==> inputs of v7 <==
// system_top
module system_top (
    input  wire         clk, 
    input  wire         rst,
    input  wire         rx,
    output wire         tx,
    input  wire         miso,
    output wire         sclk,
    output wire         mosi,
    output wire         cs_n,
    output wire         nrst_pd,
    output wire [4:0]   pwm_servos,  
    input  wire [4:0]   input_ir,
	output wire [4:0] led_busy,
	output wire         led1, led2
);
Settings: LEC_CHECK=0, CAP_MARGIN=20, CELL_PAD_IN_SITES_GLOBAL_PLACEMENT=3, CORE_ASPECT_RATIO=1.03, CORE_MARGIN=2, CORE_UTILIZATION=64, CTS_CLUSTER_DIAMETER=20, GPL_ROUTABILITY_DRIVEN=0, GPL_TIMING_DRIVEN=0, SETUP_SLACK_MARGIN=0.37, SLEW_MARGIN=20; clock period 4.69 ns.
run.sh (not shown) runs the stock make flow with config.mk's settings and CLKGATE_MAP_FILE=.
==> v36: changes against v7 <==
- ABC_AREA: not set -> 0
- CAP_MARGIN: 20 -> 5
- CELL_PAD_IN_SITES_GLOBAL_PLACEMENT: 3 -> not set
- CORE_ASPECT_RATIO: 1.03 -> not set
- CORE_UTILIZATION: 64 -> 70
- CTS_CLUSTER_DIAMETER: 20 -> not set
- GPL_ROUTABILITY_DRIVEN: 0 -> not set
- GPL_TIMING_DRIVEN: 0 -> not set
- PLACE_DENSITY_LB_ADDON: not set -> 0.01
- SETUP_SLACK_MARGIN: 0.37 -> 0.78
==> flow/constraint.sdc (replaced) <==
create_clock -name core_clock -period 2.71 [get_ports {clk}]
set_input_delay 0.5420 -clock core_clock [delete_from_list [all_inputs] [get_ports {clk}]]
set_output_delay 0.5420 -clock core_clock [all_outputs]
set_load 0.01 [all_outputs]
==> results.txt <==
run metrics: chip height 254 um, width of the die ~250 um, Core Footprint ~0.06 sq mm, setup ws final -0.561 ns, Fail Reasons negative setup slack, status finished with violations, Setup-failing EPs final 259
-- figures above: v36

==> results.txt <==
run metrics: width of the die 262 um, failing step 3_1_place_gp_skip_io, ys cells 3981, Synth Area in Simple Gates 0.159, chip height 269 um, Core Footprint between 0.06 and 0.07 sq mm, status stopped before the end, Error [ERROR GPL-0301] Utilization 122.938 % exceeds 100%.
-- figures above: v7


* * *

==> inputs of job 259 <==
Starting RTL as in the previous note.
export LEC_CHECK = 0
export ABC_AREA = 1
export CAP_MARGIN = 20
export CORE_MARGIN = 2
export CORE_UTILIZATION = 72
export CTS_CLUSTER_DIAMETER = 398
export CTS_CLUSTER_SIZE = 10
export HOLD_SLACK_MARGIN = 0.29
export PLACE_DENSITY = 0.37
export SETUP_SLACK_MARGIN = 0.2
export SLEW_MARGIN = 20
export TNS_END_PERCENT = 10
create_clock -name core_clock -period 2.68 [get_ports {clk}]
==> job 7737: changes against job 259 <==
==> flow/config.mk (replaced) <==
export PLATFORM = sky130hd
export DESIGN_NAME = system_top
export DESIGN_NICKNAME = system_top
export VERILOG_FILES = /design/flow/design.v
export SDC_FILE = /design/flow/constraint.sdc
export NUM_CORES = 4
export LEC_CHECK = 0
export CAP_MARGIN = 20
export CORE_MARGIN = 2
export CORE_UTILIZATION = 40
export SLEW_MARGIN = 20
==> flow/constraint.sdc (replaced) <==
create_clock -name core_clock -period 3.2 [get_ports {clk}]
set_input_delay 0.6400 -clock core_clock [delete_from_list [all_inputs] [get_ports {clk}]]
set_output_delay 0.6400 -clock core_clock [all_outputs]
set_load 0.01 [all_outputs]
==> job 9220: changes against job 259 <==
==> flow/config.mk (replaced) <==
export PLATFORM = sky130hd
export DESIGN_NAME = system_top
export DESIGN_NICKNAME = system_top
export VERILOG_FILES = /design/flow/design.v
export SDC_FILE = /design/flow/constraint.sdc
export NUM_CORES = 4
export LEC_CHECK = 0
export CAP_MARGIN = 20
export CORE_MARGIN = 2
export CORE_UTILIZATION = 58
export CTS_CLUSTER_SIZE = 44
export SLEW_MARGIN = 20
==> flow/constraint.sdc (replaced) <==
create_clock -name core_clock -period 5.39 [get_ports {clk}]
set_input_delay 1.0780 -clock core_clock [delete_from_list [all_inputs] [get_ports {clk}]]
set_output_delay 1.0780 -clock core_clock [all_outputs]
set_load 0.01 [all_outputs]
==> job 6612: changes against job 259 <==
==> flow/config.mk (replaced) <==
export PLATFORM = sky130hd
export DESIGN_NAME = system_top
export DESIGN_NICKNAME = system_top
export VERILOG_FILES = /design/flow/design.v
export SDC_FILE = /design/flow/constraint.sdc
export NUM_CORES = 4
export LEC_CHECK = 0
export ABC_AREA = 1
export CAP_MARGIN = 5
export CORE_MARGIN = 2
export CORE_UTILIZATION = 72
export CTS_CLUSTER_DIAMETER = 361
export HOLD_SLACK_MARGIN = 0.28
export SETUP_SLACK_MARGIN = 0.21
export SLEW_MARGIN = 20
==> flow/constraint.sdc (replaced) <==
create_clock -name core_clock -period 2.71 [get_ports {clk}]
set_input_delay 0.5420 -clock core_clock [delete_from_list [all_inputs] [get_ports {clk}]]
set_output_delay 0.5420 -clock core_clock [all_outputs]
set_load 0.01 [all_outputs]
==> comparison table <==
| item | job 6612 | job 259 | job 9220 | job 7737 |
|---|---|---|---|---|
| Result of the run | finished with violations | finished with violations | no timing/DRC/antenna violations | no timing/DRC/antenna violations |
| Layout check failures | setup timing | setup timing | - | - |
| Taps Inserted | 790 | 790 | 969 | 1,414 |
| Uppermost layer routed | met5 | met5 | met4 | met5 |
| Critical Path Start | comm_inst.handler.rx_buf[0][7] | comm_inst.handler.tx_len[2] | comm_inst.rx_fifo.dout[1] | comm_inst.rx_fifo.dout[2] |
| Share of the final layout cell area in multi-input gates | 34.86% | 35.61% | 37.66% | 36.50% |
| Routed via count divided by cell count | 6.013 | 5.965 | 5.870 | 5.229 |
| Leak | 19.86 nW | 19.52 nW | 17.62 nW | 18.38 nW |
| Cts bufs inserted | 95 | 107 | 103 | 103 |
| Library cell with the highest instance count after synthesis | nor2_1 | nor2_1 | dfxtp_1 | dfxtp_1 |
| Via count of the first global-routing pass | 33.76k | 33.57k | 29.49k | 28.76k |
| Core Util, Final | 84.35% | 83.67% | 64.91% | 46.22% |
| Wire length on met1 | 43.34 mm | 43.27 mm | 41.69 mm | 44.02 mm |
| Number of cells produced by synthesis | 4,829 | 4,829 | 3,981 | 3,981 |
| Via count | 35.91k | 35.41k | 29.70k | 29.52k |
| Proportion of power drawn by the clock network | 45.0% | 43.2% | 45.8% | 46.0% |
| Worst path setup slack after routing | -0.2753 ns | -0.05470 ns | 1.081 ns | 0.03131 ns |
| Number of clock buffer instances in the layout | 127 | 180 | 132 | 140 |
| Aoi/oai-family share of the synthesized area | 12.92% | 12.92% | 9.807% | 9.807% |
| Clock latency of the later-clocked register in the worst-skew pair | 0.66 ns | 0.67 ns | 0.66 ns | 0.68 ns |
| Number of buffers added to fix hold violations after cts | 1 | 1 | 0 | 0 |
| Clk. pwr | 14.0 mW | 13.3 mW | 7.08 mW | 12.1 mW |

* * *

==> run H <==
system_top again, from the RTL that the note above started with.
make LEC_CHECK=0 ABC_AREA=1 CAP_MARGIN=20 CORE_MARGIN=2 CORE_UTILIZATION=72 CTS_CLUSTER_DIAMETER=295 CTS_CLUSTER_SIZE=16 HOLD_SLACK_MARGIN=0.29 PLACE_DENSITY=0.37 SETUP_SLACK_MARGIN=0.49 SLEW_MARGIN=20 TNS_END_PERCENT=10 finish   # period 2.68 ns
==> inputs of run P, as changes to run H <==
Settings changed: CTS_CLUSTER_SIZE 16 to 10, PLACE_DENSITY 0.37 to default, PLACE_DENSITY_LB_ADDON from default to 0.01.
==> comparison <==
Run H ran to the end with violations: setup timing. Run P completed, yet does not pass: setup timing.
Of run H and run P, run P has the higher clock power (gap 23%, measured against run P).
Final area: run P is larger than run H (about 5%).
In run H the utilization is lower than in run P, by 4.0 points.
Against run H, the global-route usage of run P is higher by 1.4 points.
In run P the wire length is larger than in run H, by 9.0%.
In area after synthesis, run H and run P do not differ.
In die area, run P and run H do not differ.
Sequential share of layout area: run P is lower than run H (2.1 points).
In run P the count of clock-buffer cells in the layout is higher than in run H, by 53.
Against run P, the combinational power of run H is lower by about 15%.
==> figures <==
quantity	run P	run H
Run status	failed layout checks	failed layout checks
Layout check failures	setup timing	setup timing
Count of buffering cells on the critical path with inverters included	2	5
Via count of the first global-routing pass	34,300	33,000
Setup Buffers After CTS	24	30
Largest net degree at the start of global routing	76	67
Startpoint of the most critical setup path	comm_inst.handler.rx_buf[0][5]	comm_inst.rx_fifo.dout[2]
Routed met2 length	55.0 mm	50.0 mm
Utilization of the core after routing	87.0%	83.0%
Worst setup slack before clock tree synthesis	-0.111 ns	-0.168 ns
Worst-case setup margin in the final layout	-0.326 ns	-0.272 ns
Total power after layout	30.9 mW	27.6 mW
Sequential share of power	51.6%	57.6%
Sw Ratio	22.9%	22.5%
Met1 wire length	44.3 mm	42.7 mm
Met2 routing resource usage after global routing	54.2%	51.3%
Post-Place Cell Area	46,900 um^2	46,500 um^2
Total stage count of the critical path	13	21
Power drawn by the clock network	13.2 mW	10.2 mW
Bufs w/o clock	295	242
Proportion of final cell area spent on non-clock buffers	5.20%	4.29%
Met3 usage in global routing	4.48%	4.37%
Depth of the most critical reg-to-reg path	13	21

* * *

==> run a <==
system_top again, from the RTL that the note above started with.
Design system_top, start of the top module:
module system_top (
    input  wire         clk, 
    input  wire         rst,
    input  wire         rx,
    output wire         tx,
    input  wire         miso,
    output wire         sclk,
    output wire         mosi,
    output wire         cs_n,
    output wire         nrst_pd,
    output wire [4:0]   pwm_servos,  
    input  wire [4:0]   input_ir,
	output wire [4:0] led_busy,
	output wire         led1, led2
);
    wire [31:0] UID;
    wire        card_OK;
    wire [4:0] disp_start;
    wire [3:0] s_count [0:4];   
    wire [4:0] busy_servo;
    wire dispensing_active = |busy_servo;
    assign led2     = dispensing_active;
	assign led_busy = busy_servo;
    rc522 rfid_inst (
        .clk            (clk),
        .rst            (rst),
        .miso           (miso),
        .sclk           (sclk),
        .mosi           (mosi),
        .cs_n           (cs_n),
        .nrst_pd        (nrst_pd),
        .UID            (UID),
        .card_OK        (card_OK)
    );
    wire [3:0] count_A, count_B, count_C, count_D, count_E;
    assign s_count[0] = count_A;
    assign s_count[1] = count_B;
    assign s_count[2] = count_C;
    assign s_count[3] = count_D;
    assign s_count[4] = count_E;
    uart_controller comm_inst(
        .clk            (clk),
        .rst            (rst),
        .rx             (rx),
        .tx             (tx),
        .led1           (led1),
        .UID            (UID),
        .card_OK        (card_OK),
        .ir_status      (input_ir),
        .dispensing_active  (dispensing_active),
        .dispenser_start    (disp_start),
        .count_A        (count_A),
        .count_B        (count_B),
        .count_C        (count_C),
        .count_D        (count_D),
        .count_E        (count_E)
    );
    genvar i;
    generate
        for (i = 1; i < 5; i = i + 1) begin: servo_dispensers
            servo_fsm_unit servo_inst1(
                .clk            (clk),
                .rst            (rst),
                .start_trigger  (disp_start[i]),
  ...
==> flow/config.mk <==
export PLATFORM = sky130hd
export DESIGN_NAME = system_top
export DESIGN_NICKNAME = system_top
export VERILOG_FILES = /design/flow/design.v
export SDC_FILE = /design/flow/constraint.sdc
export NUM_CORES = 4
export LEC_CHECK = 0
export CAP_MARGIN = 10
export CELL_PAD_IN_SITES_DETAIL_PLACEMENT = 2
export CELL_PAD_IN_SITES_GLOBAL_PLACEMENT = 3
export CORE_MARGIN = 10
export CORE_UTILIZATION = 65
export CTS_CLUSTER_DIAMETER = 284
export CTS_CLUSTER_SIZE = 44
export GPL_ROUTABILITY_DRIVEN = 0
export GPL_TIMING_DRIVEN = 1
export MAX_ROUTING_LAYER = met4
export MIN_ROUTING_LAYER = met1
export PLACE_DENSITY_LB_ADDON = 0.09
export SLEW_MARGIN = 20
==> flow/constraint.sdc <==
create_clock -name core_clock -period 3.52 [get_ports {clk}]
set_input_delay 0.7040 -clock core_clock [delete_from_list [all_inputs] [get_ports {clk}]]
set_output_delay 0.7040 -clock core_clock [all_outputs]
set_load 0.01 [all_outputs]
==> run b: changes against run a <==
==> flow/config.mk (replaced) <==
export PLATFORM = sky130hd
export DESIGN_NAME = system_top
export DESIGN_NICKNAME = system_top
export VERILOG_FILES = /design/flow/design.v
export SDC_FILE = /design/flow/constraint.sdc
export NUM_CORES = 4
export LEC_CHECK = 0
export ABC_AREA = 0
export CAP_MARGIN = 5
export CORE_MARGIN = 2
export CORE_UTILIZATION = 70
export CTS_CLUSTER_DIAMETER = 397
export SETUP_SLACK_MARGIN = -0.26
export SLEW_MARGIN = 20
==> flow/constraint.sdc (replaced) <==
create_clock -name core_clock -period 2.71 [get_ports {clk}]
set_input_delay 0.5420 -clock core_clock [delete_from_list [all_inputs] [get_ports {clk}]]
set_output_delay 0.5420 -clock core_clock [all_outputs]
set_load 0.01 [all_outputs]
==> run c: changes against run a <==
==> flow/config.mk (replaced) <==
export PLATFORM = sky130hd
export DESIGN_NAME = system_top
export DESIGN_NICKNAME = system_top
export VERILOG_FILES = /design/flow/design.v
export SDC_FILE = /design/flow/constraint.sdc
export NUM_CORES = 4
export LEC_CHECK = 0
export CAP_MARGIN = 20
export CORE_MARGIN = 2
export CORE_UTILIZATION = 70
export SLEW_MARGIN = 20
==> flow/constraint.sdc (replaced) <==
create_clock -name core_clock -period 2.71 [get_ports {clk}]
set_input_delay 0.5420 -clock core_clock [delete_from_list [all_inputs] [get_ports {clk}]]
set_output_delay 0.5420 -clock core_clock [all_outputs]
set_load 0.01 [all_outputs]
==> qor summary <==
                                                                                    run b                               run c                                                run a
Slack of the worst reg-to-reg path                                                -330 ps                             -560 ps                                                    -
Clock network fraction of design power                                              0.451                               0.458                                                    -
Combinational power share                                                           0.037                               0.040                                                    -
Tap cell instance count                                                               837                                 837                                                    -
Hold Path Sink                                   servo_dispensers[4].servo_inst1.state[1]  comm_inst.handler.current_state[0]                                                    -
CP Depth                                                                               10                                  12                                                    -
Clock-cell share of area                                                          0.06609                             0.06706                                                    -
Post-route standard cell area excluding fillers                                 50490 um2                           51670 um2                                                    -
Top routing layer in use                                                             met4                                met4                                                    -
Post-CTS setup buffers                                                                  4                                  30                                                    -
Htree depth                                                                             3                                   3                                                    -
Remaining Overflow, GRT                                                                 0                                   0                                                    -
Horizontal extent of the die                                                     253.9 um                            253.9 um                                             279.4 um
Met2 usage in global routing                                                       0.5614                              0.5785                                                    -
Critical path data arrival time                                                   3450 ps                             3650 ps                                                    -
Antenna violations before repair                                                        1                                   0                                                    -
Effective utilization at floorplan                                                 0.7085                              0.7085                                               0.6533
Outcome                                                          finished with violations            finished with violations                                       did not finish
Failing step                                                                            -                                   -  global placement without I/O (3_1_place_gp_skip_io)
Violated checks                                                      negative setup slack                negative setup slack                                                    -
Worst setup slack after placement                                               -502.4 ps                           -471.9 ps                                                    -
No activity file was given, so power comes from the tool's default toggle rates.
